==> flow/design.v <==
module incline_sat(
    input [12:0] incline,
    output [9:0] incline_sat
);
assign incline_sat = (~incline[12] && |incline[12:9]) ? 10'h1FF : 
                    (incline[12] && ~(&incline[12:9])) ? 10'h200 : incline[9:0];
endmodule
module desiredDrive(
    input [11:0] avg_torque,
    input [4:0] cadence,
    input not_pedaling,
    input [12:0] incline,
    input [2:0] scale,
    output [11:0] target_curr
);
localparam TORQUE_MIN = 12'h380;
localparam TOO_SMALL = 5'h05;
logic [9:0] inc_sat;
incline_sat i1( .incline(incline), .incline_sat(inc_sat));
logic [10:0] incline_factor;
assign incline_factor = {inc_sat[9], inc_sat[9:0]} + 11'd256;
logic [8:0] incline_factor_limit;
assign incline_factor_limit = (incline_factor[10] == 1'b1) ? 9'h000 : (incline_factor[9]) ? 9'h1FF : incline_factor[8:0];
logic [5:0] cadence_factor;
assign cadence_factor = (|cadence[4:1]) ? ({1'b0, cadence} + 6'd32) : 6'h00;
logic [12:0]torque_off;
assign torque_off = {1'b0, avg_torque} - {1'b0, TORQUE_MIN};
logic [12:0] torque_pos;
assign torque_pos = (torque_off[12] == 1'b1) ? 12'h000 : torque_off[11:0];
logic [30:0]assist_prod;
assign assist_prod = not_pedaling ? 30'h00000000 : (torque_pos * incline_factor_limit * cadence_factor * scale);
assign target_curr = (|assist_prod[29:27]) ? 12'hFFF : assist_prod[26:15];
endmodule
module desiredDrive_reg(
    input clk, rst_n,
    input [11:0] avg_torque,
    input [4:0] cadence,
    input not_pedaling,
    input [12:0] incline,
    input [2:0] scale,
    output logic [11:0] target_curr
);
logic [11:0] avg_torque_r;
logic [4:0] cadence_r;
logic not_pedaling_r;
logic [12:0] incline_r;
logic [2:0] scale_r;
logic [11:0] target_curr_nxt;
always_ff @(posedge clk, negedge rst_n) begin
    if (!rst_n) begin
        avg_torque_r <= 12'h000;
        cadence_r <= 5'h00;
        not_pedaling_r <= 1'b0;
        incline_r <= 13'h0000;
        scale_r <= 3'h0;
    end
    else begin
        avg_torque_r <= avg_torque;
        cadence_r <= cadence;
        not_pedaling_r <= not_pedaling;
        incline_r <= incline;
        scale_r <= scale;
    end
end
desiredDrive iDD(.avg_torque(avg_torque_r), .cadence(cadence_r), .not_pedaling(not_pedaling_r),
                 .incline(incline_r), .scale(scale_r), .target_curr(target_curr_nxt));
always_ff @(posedge clk, negedge rst_n) begin
    if (!rst_n)
        target_curr <= 12'h000;
    else
        target_curr <= target_curr_nxt;
end
endmodule
clock: 13.0 ns
lec_check: 0
cap_margin: 20
core_aspect_ratio: 1.09
core_margin: 10
core_utilization: 39
cts_cluster_diameter: 147
cts_cluster_size: 65
hold_slack_margin: 0.15
max_routing_layer: met4
setup_slack_margin: 0.85
slew_margin: 40
run.sh (not shown) runs the stock make flow with config.mk's settings and CLKGATE_MAP_FILE=.
The first run finished with timing, DRC and antenna clean.
Rerun with:
CORE_ASPECT_RATIO = default   (was 1.09)
CORE_MARGIN = 2   (was 10)
CORE_UTILIZATION = 40   (was 39)
CTS_CLUSTER_DIAMETER = 63   (was 147)
CTS_CLUSTER_SIZE = 100   (was 65)
HOLD_SLACK_MARGIN = default   (was 0.15)
MAX_ROUTING_LAYER = default   (was met4)
SETUP_SLACK_MARGIN = default   (was 0.85)
SLEW_MARGIN = 20   (was 40)
TNS_END_PERCENT = 20   (was default)
Result:
- final cell count is about the same
- cell area decreases by 3.1%
- flip-flop count stays the same
- setup slack got worse by 530 ps
- synthesized area is unchanged
- via count hardly moves
- worst hold slack improved by 17 ps
- global-route usage increases by 4.0 points
- wire length decreases by 0.95%
- non-clock buffer count decreases by 13

========
Setup of run 1:
// desiredDrive_reg: RTL as listed in full above, without the edits since
make LEC_CHECK=0 CAP_MARGIN=0 CORE_MARGIN=2 CORE_UTILIZATION=72 SLEW_MARGIN=20 finish   # period 11.2 ns
The final report for run 1 shows a completed flow and a layout that fails verification, specifically setup timing.
Changes in run 2 relative to run 1:
Settings: TNS_END_PERCENT: unset -> 45; PLACE_DENSITY_LB_ADDON: unset -> 0.0.
[summary]
Cmp run 2 vs run 1: first-pass GRT wire length higher in run 2. Run 2 against run 1: layout overhead on the synthesized area shows an increase of 3.1 points. Row number of post-CTS setup repair buffers: run 2 higher / run 1 lower. Taking run 1 as the reference point, the final layout net count of run 2 rises by 22. Note that the critical path depth recorded for run 1 amounts to 1.09 times the value seen in run 2. Post-route core utilization ended up 2.3 points higher on run 2 than on run 1. Taking run 1 over run 2, the average vias per placed instance ratio works out to 0.947. DRC marker count from the first detailed-route iteration came out higher on run 2 than on run 1. Compared with run 1, run 2 ends up with a larger final cell area. The final report for run 1 shows a completed flow and a layout that fails verification, specifically setup timing. From the logs: run 2 reached the end of the flow and failed the layout checks with setup timing.
For run 3, these inputs were changed with respect to run 2:
Settings: an added PLACE_DENSITY of 0.39; an added CTS_CLUSTER_SIZE of 100; a deleted PLACE_DENSITY_LB_ADDON that had been 0.0; a deleted TNS_END_PERCENT that had been 45; a change of the clock period (ns, I/O delays scaled along) from 11.2 to 10.8.
Findings:
The flow ended early for run 3: it failed with a tool error in 5_1_grt. Cell area after placement up 430 µm² in run 3 wrt run 2. Comparing run 2 against run 3, there is no change at all in per-instance average area after synthesis. Total die size: run 3 vs run 2, no meaningful difference. Pre-CTS setup slack delta (run 3 − run 2): unfavourable. Compared with run 2, run 3 shows detailed-placement wirelength estimate that has gone up by a little under 10%. The cell count after placement in run 3 sits 42 above the value recorded for run 2.
#### Input delta (run 4 over run 3)
Settings: PLACE_DENSITY removed (was 0.39); PLACE_DENSITY_LB_ADDON newly set to 0.2; CTS_CLUSTER_SIZE removed (was 100); CAP_MARGIN changed from 0 to 20; the clock period (ns, I/O delays scaled along) changed from 10.8 to 11.4.
--- outcome ---
Complete run, failing final checks: run 4, reason setup timing. Taking run 3 as the reference, in run 4 post-CTS setup buffer count saw a decrease; number of gates resized after CTS saw a decrease; number of clock sinks seen by CTS saw little to no change. | share of flip-flops with an asynchronous set or reset after synthesis | run 3 vs run 4 | ≈ equal |.
